==> exp/cedar: inputs <==
==> flow/design.v (excerpt) <==
module calc_didactic(
        clk,
        rst,
        mem_addr,
        mem_we,
        mem_wdata,
        mem_rdata
    );
export LEC_CHECK = 0
export ABC_AREA = 0
export CAP_MARGIN = 20
export CELL_PAD_IN_SITES_DETAIL_PLACEMENT = 2
export CORE_MARGIN = 2
export CORE_UTILIZATION = 61
export MIN_ROUTING_LAYER = met2
export PLACE_DENSITY_LB_ADDON = 0.13
export SLEW_MARGIN = 20
create_clock -name core_clock -period 8.82 [get_ports {clk}]
run.sh (not shown) runs the stock make flow with config.mk's settings and CLKGATE_MAP_FILE=.
==> exp/raven (differences from exp/cedar) <==
- ABC_AREA: 0 -> 1
- CELL_PAD_IN_SITES_DETAIL_PLACEMENT: 2 -> default
- CORE_UTILIZATION: 61 -> 72
- CTS_CLUSTER_DIAMETER: default -> 49
- CTS_CLUSTER_SIZE: default -> 36
- MIN_ROUTING_LAYER: met2 -> default
- PLACE_DENSITY: default -> 0.84
- PLACE_DENSITY_LB_ADDON: 0.13 -> default
- SETUP_SLACK_MARGIN: default -> -0.33
==> flow/constraint.sdc (replaced) <==
create_clock -name core_clock -period 5.5 [get_ports {clk}]
set_input_delay 1.1000 -clock core_clock [delete_from_list [all_inputs] [get_ports {clk}]]
set_output_delay 1.1000 -clock core_clock [all_outputs]
set_load 0.01 [all_outputs]
==> results <==
quantity                                                                                                 exp/raven                  exp/cedar
Portion of the post-synthesis area used by sequential elements                                              37.27%                     37.60%
Number of different library cells in the post-synthesis netlist                                                 68                        115
Die Ht                                                                                                    155.9 um                   168.4 um
Area of the chip                                                                                      0.02432 mm^2               0.02835 mm^2
Basic Gates by Area                                                                                         27.59%                     20.48%
Post-synthesis share of cell area spent on full adders, half adders and majority gates                      7.948%                     8.018%
Chip area estimate from yosys synthesis                                                               0.01662 mm^2               0.01648 mm^2
Placement row count                                                                                             55                         60
Post-synthesis instance total                                                                                 2243                       1833
Combined area of all synthesized cells                                                                0.01662 mm^2               0.01648 mm^2
Mux share of post-synthesis cell area                                                                           0%                     3.311%
Cell type with the highest aggregate area in the netlist                                 sky130_fd_sc_hd__edfxtp_1  sky130_fd_sc_hd__edfxtp_1
Die Width                                                                                                 155.9 um                   168.4 um
Routability Congestion                                                                                       1.151                      1.134
Complex-gate fraction of the synthesized area                                                               15.97%                     22.46%
Area of the core                                                                                      0.02264 mm^2               0.02673 mm^2
Per-instance average area after synthesis                                                               7.411 um^2                 8.990 um^2
XOR/XNOR share of the synthesized area                                                                     0.9484%                     2.384%
Share of the synthesized area in the top cell type                                                          25.47%                     25.69%
Total cells reported by yosys after synthesis                                                                 2243                       1833
Floorplan Utilization                                                                                       73.42%                     61.66%
Total nets after synthesis                                                                                    2363                       1953
Outcome                                                                                 complete, but fails checks             did not finish
Stage where the flow stopped                                                                                     -         detailed placement
Layout check failures                                                                                 setup timing                          -


==> run B <==
Starting RTL as in the previous note.
## calc_didactic
module calc_didactic(
        clk,
        rst,
        mem_addr,
        mem_we,
        mem_wdata,
        mem_rdata
    );
make LEC_CHECK=0 CAP_MARGIN=10 CORE_MARGIN=2 CORE_UTILIZATION=72 HOLD_SLACK_MARGIN=-0.05 SETUP_SLACK_MARGIN=0.96 SLEW_MARGIN=20 finish   # period 7.97 ns
==> run M (differences from run B) <==
Settings changed: ABC_AREA from default to 1, CAP_MARGIN 10 to 20, CORE_UTILIZATION 72 to 70, CTS_CLUSTER_DIAMETER from default to 49, HOLD_SLACK_MARGIN -0.05 to default, PLACE_DENSITY from default to 0.84, SETUP_SLACK_MARGIN 0.96 to default.
==> flow/constraint.sdc (replaced) <==
create_clock -name core_clock -period 5.94 [get_ports {clk}]
set_input_delay 1.1880 -clock core_clock [delete_from_list [all_inputs] [get_ports {clk}]]
set_output_delay 1.1880 -clock core_clock [all_outputs]
set_load 0.01 [all_outputs]
==> run G (differences from run B) <==
Settings changed: CAP_MARGIN 10 to 20, CORE_MARGIN 2 to 5, CORE_UTILIZATION 72 to 40, CTS_CLUSTER_SIZE from default to 15, HOLD_SLACK_MARGIN -0.05 to default, SETUP_SLACK_MARGIN 0.96 to default.
==> flow/constraint.sdc (replaced) <==
create_clock -name core_clock -period 10.0 [get_ports {clk}]
set_input_delay 2.0000 -clock core_clock [delete_from_list [all_inputs] [get_ports {clk}]]
set_output_delay 2.0000 -clock core_clock [all_outputs]
set_load 0.01 [all_outputs]
==> results <==
metric                                                                                        run B                 run M             run G
Unique masters post-synth                                                                       115                    68               115
Post-synthesis chip area from yosys                                                       16500 µm²             16600 µm²         16500 µm²
Status                                                                               did not finish       failed layout checks    finished clean
Stage where the flow stopped                                               global routing (5_1_grt)                     -                 -
Layout check failures                                                                             -  negative setup slack                 -
Critical Path Start                                                                               -           uc.state[8]       uc.state[6]
Count of endpoints failing setup in the final report                                              -                     2                 0
Worst Setup Path Type                                                                             -               reg2out           reg2out
Fill cell total of the finished layout                                                            -                  1370              3911
Final core occ                                                                                    -                 83.6%             45.3%
Register cell area after layout                                                                   -              6220 µm²          6200 µm²
CP Depth                                                                                          -                    25                20
Group with the largest share of power                                                             -      sequential cells  sequential cells
Number of search-and-repair iterations in the first detailed-routing pass                         -                    17                 6
Peak supply drop                                                                                  -                263 µV            158 µV
Drt first-iter violations                                                                         -                  3350              1465
Overall die width                                                                            155 µm                158 µm            213 µm
Number of core rows                                                                              55                    56                74
Sequential share of power                                                                         -                 48.0%             46.3%
Seq Cell Count                                                                                    -                   239               239
Power figures rest on the tool's default switching activity, not on a simulated workload.
